## alpha
==> flow/design.v (excerpt) <==
module calculator (input CLOCK_50,
							input RESET,
							input KEYPRESSED,
							input [3:0] KEYCODE,
							input [3:0] KEY,
							output [0:6] HEX0, HEX1, HEX2, HEX3, HEX4, HEX5, HEX6, HEX7
							);
clock: 50.0 ns
lec_check: 0
abc_area: 0
cap_margin: 20
core_margin: 2
core_utilization: 24
hold_slack_margin: 0.27
slew_margin: 20
run.sh (not shown) runs the stock make flow with config.mk's settings and CLKGATE_MAP_FILE=.
alpha ended with every stage complete and zero timing, DRC or antenna violations.
Changes in beta relative to alpha:
- removing HOLD_SLACK_MARGIN (formerly 0.27)
- setting TNS_END_PERCENT to 85 for the first time
- changing ABC_AREA from 0 to 1
- setting CELL_PAD_IN_SITES_GLOBAL_PLACEMENT to 0 for the first time
- setting CORE_ASPECT_RATIO to 1.03 for the first time
- changing CORE_UTILIZATION from 24 to 23
- setting SETUP_SLACK_MARGIN to 0.44 for the first time
- setting PLACE_DENSITY_LB_ADDON to 0.18 for the first time
- setting CELL_PAD_IN_SITES_DETAIL_PLACEMENT to 2 for the first time
- changing CORE_MARGIN from 2 to 7
- setting CTS_CLUSTER_SIZE to 81 for the first time
- changing SLEW_MARGIN from 20 to 25
operand_B.bcdreg[2]$_SDFFE_PP1P_ as the source of the critical timing path was reported by alpha, and operand_A.bcdreg[5]$_SDFFE_PP1P_ by beta.
Between beta and alpha, the final worst hold slack does not differ in any meaningful way.
Design area for beta: 3.6% down relative to alpha
beta vs. alpha: clock transition at the registers of the reported paths essentially unchanged; worst-skew pair later-pin latency increased 50 ps; combinational share of cell area lower.
beta vs alpha: final-layout clock buffer total up by more than a quarter
--- input diff beta..gamma ---
- clearing ABC_AREA, which used to be 1
- clearing CELL_PAD_IN_SITES_DETAIL_PLACEMENT, which used to be 2
- clearing PLACE_DENSITY_LB_ADDON, which used to be 0.18
- swapping 0 for 2 in CELL_PAD_IN_SITES_GLOBAL_PLACEMENT
- clearing CORE_ASPECT_RATIO, which used to be 1.03
- swapping 25 for 20 in SLEW_MARGIN
- clearing TNS_END_PERCENT, which used to be 85
- swapping 81 for 84 in CTS_CLUSTER_SIZE
- clearing SETUP_SLACK_MARGIN, which used to be 0.44
- putting GPL_TIMING_DRIVEN at 0 where nothing was set
- swapping 23 for 40 in CORE_UTILIZATION
- swapping 7 for 2 in CORE_MARGIN
Findings:
When gamma is measured against beta, its die span in x turns out 110 um lower.
As far as number of hold violations in the final report goes, beta and gamma are indistinguishable; the numbers are identical.
gamma: done, clean on timing, DRC and antenna
Looking only at utilization, and setting everything else aside, the higher value of beta and gamma goes to gamma.
The routed wire length in beta is 1.11 times that in gamma.
Going from beta to gamma, die area lower; placer congestion estimate moved up.
--- input diff gamma..delta ---
- swapping 20 for 25 in SLEW_MARGIN
- putting ABC_AREA at 0 where nothing was set
- clearing CTS_CLUSTER_SIZE, which used to be 84
- putting SETUP_SLACK_MARGIN at 1.74 where nothing was set
- clearing GPL_TIMING_DRIVEN, which used to be 0
- putting CELL_PAD_IN_SITES_DETAIL_PLACEMENT at 2 where nothing was set
- putting CORE_ASPECT_RATIO at 1.03 where nothing was set
- swapping 40 for 23 in CORE_UTILIZATION
- putting PLACE_DENSITY_LB_ADDON at 0.18 where nothing was set
- swapping 2 for 9 in CORE_MARGIN
Results
Diff gamma -> delta: vertical die size +140 um, initial antenna violation count increased by 2 relative to the old numbers.
The standard cells in delta occupy more silicon area than those in gamma do.

---

calculator again, from the RTL that the note above started with.
// calculator
module calculator (input CLOCK_50,
							input RESET,
							input KEYPRESSED,
							input [3:0] KEYCODE,
							input [3:0] KEY,
							output [0:6] HEX0, HEX1, HEX2, HEX3, HEX4, HEX5, HEX6, HEX7
							);
Settings: LEC_CHECK=0, ABC_AREA=1, CAP_MARGIN=20, CORE_MARGIN=2, CORE_UTILIZATION=72, CTS_CLUSTER_DIAMETER=180, CTS_CLUSTER_SIZE=96, PLACE_DENSITY=0.38, SETUP_SLACK_MARGIN=5.0, SLEW_MARGIN=20; clock period 21.3 ns.
The baseline failed in global routing (5_1_grt) (GRT-0116).
==> next run, changes <==
CORE_UTILIZATION = 40   (was 72)
CTS_CLUSTER_DIAMETER = unset   (was 180)
CTS_CLUSTER_SIZE = unset   (was 96)
PLACE_DENSITY = unset   (was 0.38)
clock period = 38.4 ns   (was 21.3 ns; I/O delays follow)
This time the run went through all stages and came out clean.
Die area rose by 79%.
Synthesized cell count stays the same.
Synthesized area stays the same.
==> next run, changes <==
CORE_UTILIZATION = 71   (was 40)
MAX_ROUTING_LAYER = met4   (was unset)
SETUP_SLACK_MARGIN = unset   (was 5.0)
clock period = 24.2 ns   (was 38.4 ns; I/O delays follow)
=>
- Now the flow ended with an error in global routing (5_1_grt)
- area after synthesis stays the same
- synthesized cell count does not change
- die size falls by 43%
==> next run, changes <==
CORE_UTILIZATION = 62   (was 71)
CTS_CLUSTER_SIZE = 96   (was unset)
MAX_ROUTING_LAYER = unset   (was met4)
clock period = 21.4 ns   (was 24.2 ns; I/O delays follow)
Result: This time the run reached the layout checks and failed them: negative setup slack. Area after synthesis stays the same. Die area went up by about 14%. Synthesized cell count does not change.
==> next run, changes <==
CORE_UTILIZATION = 11   (was 62)
CTS_CLUSTER_SIZE = unset   (was 96)
clock period = 71.7 ns   (was 21.4 ns; I/O delays follow)
Result: The changed run produced a clean layout; sequential share of layout area came out higher by 0.61 points; flip-flop count stays the same; via count is lower by roughly a tenth; clock-buffer cell count came out higher by 4; design area falls by a little under a tenth; final cell count rose by a quarter to a third; synthesized area does not change; worst hold slack loses 8.7 ps; global-route usage drops by 33 points.

---

Starting RTL as in the previous note.
export LEC_CHECK = 0
export ABC_AREA = 1
export CAP_MARGIN = 20
export CORE_ASPECT_RATIO = 0.5
export CORE_MARGIN = 2
export CORE_UTILIZATION = 72
export CTS_CLUSTER_DIAMETER = 376
export CTS_CLUSTER_SIZE = 99
export PLACE_DENSITY = 0.38
export SETUP_SLACK_MARGIN = 5.0
export SLEW_MARGIN = 20
create_clock -name core_clock -period 21.5 [get_ports {CLOCK_50}]
The starting point did not get past 5_1_grt, error GRT-0116.
==> next run, changes <==
Settings changed: CORE_ASPECT_RATIO 0.5 to default, CORE_UTILIZATION 72 to 40, CTS_CLUSTER_DIAMETER 376 to default, CTS_CLUSTER_SIZE 99 to default, PLACE_DENSITY 0.38 to default, SETUP_SLACK_MARGIN 5.0 to default.
Clock period 21.5 ns to 50.0 ns, I/O delays scaled along.
Now the flow finished clean.
Synthesized area does not change.
Die size went up by 78%.
Synthesized cell count does not change.

---

build 53:
Starting RTL as in the previous note.
==> flow/config.mk <==
export PLATFORM = sky130hd
export DESIGN_NAME = calculator
export DESIGN_NICKNAME = calculator
export VERILOG_FILES = /design/flow/design.v
export SDC_FILE = /design/flow/constraint.sdc
export NUM_CORES = 4
export LEC_CHECK = 0
export ABC_AREA = 0
export CAP_MARGIN = 20
export CELL_PAD_IN_SITES_GLOBAL_PLACEMENT = 1
export CORE_ASPECT_RATIO = 2.0
export CORE_MARGIN = 3
export CORE_UTILIZATION = 19
export CTS_CLUSTER_DIAMETER = 53
export PLACE_DENSITY = 0.48
export SETUP_SLACK_MARGIN = -2.0
export SLEW_MARGIN = 0
==> flow/constraint.sdc <==
create_clock -name core_clock -period 58.1 [get_ports {CLOCK_50}]
set_input_delay 11.6200 -clock core_clock [delete_from_list [all_inputs] [get_ports {CLOCK_50}]]
set_output_delay 11.6200 -clock core_clock [all_outputs]
set_load 0.01 [all_outputs]
The inputs of build 55 differ from those of build 53 as listed below.
Settings: swapping 19 for 44 in CORE_UTILIZATION; swapping 3 for 2 in CORE_MARGIN; clearing CTS_CLUSTER_DIAMETER, which used to be 53; swapping 0 for 1 in ABC_AREA; clearing SETUP_SLACK_MARGIN, which used to be -2.0; clearing PLACE_DENSITY, which used to be 0.48; swapping 0 for 20 in SLEW_MARGIN; clearing CORE_ASPECT_RATIO, which used to be 2.0; clearing CELL_PAD_IN_SITES_GLOBAL_PLACEMENT, which used to be 1; swapping 58.1 for 33.3 in the clock period (ns, I/O delays scaled along).
==> results <==
Build 55: DRC marker count from the first detailed-route iteration 1647 above build 53. Buffering overhead: build 55 > build 53. Looking at worst setup path endpoint, the alu_1.remainder[13]$_SDFFCE_PP0P_ result is from build 53; the alu_1.remainder[19]$_SDFFCE_PP0P_ one comes from build 55. Compare build 53 and build 55 | smallest setup slack after layout higher: build 53. Summary of build 55 over build 53: wire length on met2 now sits lower; final routed wire length divided by cell count now sits lower; met1 global-route usage now sits higher. Looking at uppermost signal routing layer after detailed routing, the met5 result is from build 53; the met4 one comes from build 55. Build 55 vs. build 53: path depth of the worst reg2reg path has decreased, clock network area share closely matched the old numbers.
### build 55 -> build 11
Settings: CORE_UTILIZATION: 44 -> 69; the clock period (ns, I/O delays scaled along): 33.3 -> 37.2.
[summary]
Of build 55 and build 11, the higher largest fanout of any net on the critical path belongs to build 11.
What build 11 reported for inserted tap cell count has to be multiplied by 1.6 to get the figure for build 55.
| design area | lower: build 11 |
Register-to-register slack (build 11 over build 55): increase, 0.23 ns
Compared to build 55, build 11 has number of standard cells in the final layout excluding fillers 5.9% lower.
diff inputs: build 11 => build 54
Settings: swapping 1 for 0 in ABC_AREA; putting PLACE_DENSITY at 0.89 where nothing was set; swapping 69 for 56 in CORE_UTILIZATION; swapping 37.2 for 50.0 in the clock period (ns, I/O delays scaled along).
==> results <==
- Per the final summary, build 54 finished and its layout is clean on timing, DRC and antenna.
- Any difference in area taken by flip-flops and latches between build 54 and build 11 is small enough to ignore.
- Net count reported at finish (build 11 / build 54): 1.17
Modified inputs, build 35 compared to build 54
Settings: SLEW_MARGIN now 25, was 20; CORE_UTILIZATION now 23, was 56; SETUP_SLACK_MARGIN now 1.74, previously not set; CORE_ASPECT_RATIO now 1.03, previously not set; ABC_AREA now 1, was 0; CELL_PAD_IN_SITES_GLOBAL_PLACEMENT now 3, previously not set; PLACE_DENSITY no longer set, was 0.89.
Findings:
Area after synthesis in build 35 is about 4% lower than in build 54
[compare] base=build 54 new=build 35: worst setup slack now larger, number of signal-net buffers in the layout now larger.
Build 54 → build 35: final non-filler cell total has increased; total CTS buffers has increased.
Build 54 → build 35: horizontal die size picked up an extra about 50%; simple logic cell fraction of the synthesized area moved up; design area went up; via density per instance shrank by about 30%.
Input-level comparison between build 41 and build 35:
Settings: CAP_MARGIN changed from 20 to 15; CELL_PAD_IN_SITES_GLOBAL_PLACEMENT removed (was 3).
### Flow results
Per the comparison of build 41 with build 35, least setup slack across all paths after layout shows an increase of 1.47 ns; post-layout minimum cycle time shows a reduction of 1.47 ns; routed wire length per instance shows a reduction of about 27%.

---

Starting RTL as in the previous note.
clock: 50.0 ns
lec_check: 0
abc_area: 0
cap_margin: 20
core_margin: 2
core_utilization: 40
cts_cluster_size: 10
slew_margin: 20
tns_end_percent: 5
The baseline passed the timing, DRC and antenna checks.
Edit:
Settings changed: ABC_AREA 0 to 1, CTS_CLUSTER_SIZE 10 to default, TNS_END_PERCENT 5 to default.
Clock period 50.0 ns to 38.4 ns, I/O delays scaled along.
Die size decreases by a few percent.
Design area decreases by a few percent.
Worst hold slack is worse by 12 ps.
Edit:
Settings changed: CORE_UTILIZATION 40 to 66, CTS_CLUSTER_SIZE from default to 95.
Clock period 38.4 ns to 71.7 ns, I/O delays scaled along.
Die size fell by about 40%.
Critical path depth fell by 4.
Worst hold slack improves by 10 ps.
Setup slack improves by 30000 ps.
Clock skew rose by 17 ps.
Global-route usage rose by 14 points.
Edit:
Settings changed: CORE_UTILIZATION 66 to 59, CTS_CLUSTER_SIZE 95 to default, PLACE_DENSITY_LB_ADDON from default to 0.0.
Clock period 71.7 ns to 59.3 ns, I/O delays scaled along.
Effect:
- wire length went up by 0.90%
- worst hold slack is worse by 5.9 ps
- critical path depth went down by 1
- flip-flop count is unchanged
- utilization went down by 7.2 points
- design area went up by about 0.5%
Edit:
Settings changed: CORE_UTILIZATION 59 to 65, CTS_CLUSTER_SIZE from default to 97, TNS_END_PERCENT from default to 10.
Result: Maximum frequency hardly moves. Routed wire length shrinks by about 1.8%. Synthesized cell count does not change. Hold slack barely changes. Clock-buffer cell count shrinks by 3. Via count grows by about 1%. Area after synthesis is unchanged. Sequential share of layout area stays flat. Global-route usage grows by 2.7 points.

---

calculator again, from the RTL that the note above started with.
==> flow/config.mk <==
export PLATFORM = sky130hd
export DESIGN_NAME = calculator
export DESIGN_NICKNAME = calculator
export VERILOG_FILES = /design/flow/design.v
export SDC_FILE = /design/flow/constraint.sdc
export NUM_CORES = 4
export LEC_CHECK = 0
export ABC_AREA = 1
export CAP_MARGIN = 5
export CORE_MARGIN = 2
export CORE_UTILIZATION = 71
export MAX_ROUTING_LAYER = met4
export SLEW_MARGIN = 20
==> flow/constraint.sdc <==
create_clock -name core_clock -period 24.6 [get_ports {CLOCK_50}]
set_input_delay 4.9200 -clock core_clock [delete_from_list [all_inputs] [get_ports {CLOCK_50}]]
set_output_delay 4.9200 -clock core_clock [all_outputs]
set_load 0.01 [all_outputs]
The starting point stopped in 5_1_grt, error GRT-0232.
Rerun with:
--- a/flow/config.mk
+++ b/flow/config.mk
@@ -8,6 +8,7 @@
 export ABC_AREA = 1
-export CAP_MARGIN = 5
+export CAP_MARGIN = 15
 export CORE_MARGIN = 2
-export CORE_UTILIZATION = 71
+export CORE_UTILIZATION = 72
 export MAX_ROUTING_LAYER = met4
+export SETUP_SLACK_MARGIN = 3.78
 export SLEW_MARGIN = 20
==> flow/constraint.sdc (replaced) <==
create_clock -name core_clock -period 30.7 [get_ports {CLOCK_50}]
set_input_delay 6.1400 -clock core_clock [delete_from_list [all_inputs] [get_ports {CLOCK_50}]]
set_output_delay 6.1400 -clock core_clock [all_outputs]
set_load 0.01 [all_outputs]
- Now the flow finished but fails on capacitance limit, slew limit
- synthesized area is unchanged
- synthesized cell count stays the same
- die area is lower by 1.4%
Rerun with:
--- a/flow/config.mk
+++ b/flow/config.mk
@@ -8,7 +8,6 @@
 export ABC_AREA = 1
-export CAP_MARGIN = 15
+export CAP_MARGIN = 20
 export CORE_MARGIN = 2
-export CORE_UTILIZATION = 72
+export CORE_UTILIZATION = 65
 export MAX_ROUTING_LAYER = met4
-export SETUP_SLACK_MARGIN = 3.78
 export SLEW_MARGIN = 20
==> flow/constraint.sdc (replaced) <==
create_clock -name core_clock -period 31.3 [get_ports {CLOCK_50}]
set_input_delay 6.2600 -clock core_clock [delete_from_list [all_inputs] [get_ports {CLOCK_50}]]
set_output_delay 6.2600 -clock core_clock [all_outputs]
set_load 0.01 [all_outputs]
Effect:
- Now the flow ran to the end with no violations
- utilization went down by 12 points
- via count goes down by 7.1%
- worst setup slack gets better by 0.71 ns
- first-iteration DRC count went down by 37%
Rerun with:
--- a/flow/config.mk
+++ b/flow/config.mk
@@ -10,4 +10,4 @@
 export CORE_MARGIN = 2
-export CORE_UTILIZATION = 65
-export MAX_ROUTING_LAYER = met4
+export CORE_UTILIZATION = 68
+export CTS_CLUSTER_SIZE = 34
 export SLEW_MARGIN = 20
==> flow/constraint.sdc (replaced) <==
create_clock -name core_clock -period 21.4 [get_ports {CLOCK_50}]
set_input_delay 4.2800 -clock core_clock [delete_from_list [all_inputs] [get_ports {CLOCK_50}]]
set_output_delay 4.2800 -clock core_clock [all_outputs]
set_load 0.01 [all_outputs]
Result: This time the run did not get past 5_1_grt on ODB-0269. Synthesized cell count is unchanged. Die size is lower by about 4.4%. Synthesized area is unchanged.
Rerun with:
--- a/flow/config.mk
+++ b/flow/config.mk
@@ -10,4 +10,3 @@
 export CORE_MARGIN = 2
-export CORE_UTILIZATION = 68
-export CTS_CLUSTER_SIZE = 34
+export CORE_UTILIZATION = 31
 export SLEW_MARGIN = 20
==> flow/constraint.sdc (replaced) <==
create_clock -name core_clock -period 38.4 [get_ports {CLOCK_50}]
set_input_delay 7.6800 -clock core_clock [delete_from_list [all_inputs] [get_ports {CLOCK_50}]]
set_output_delay 7.6800 -clock core_clock [all_outputs]
set_load 0.01 [all_outputs]
With this change the flow completed without violations.
Synthesized cell count is unchanged.
Die area goes up by well over a third.
Area after synthesis does not change.
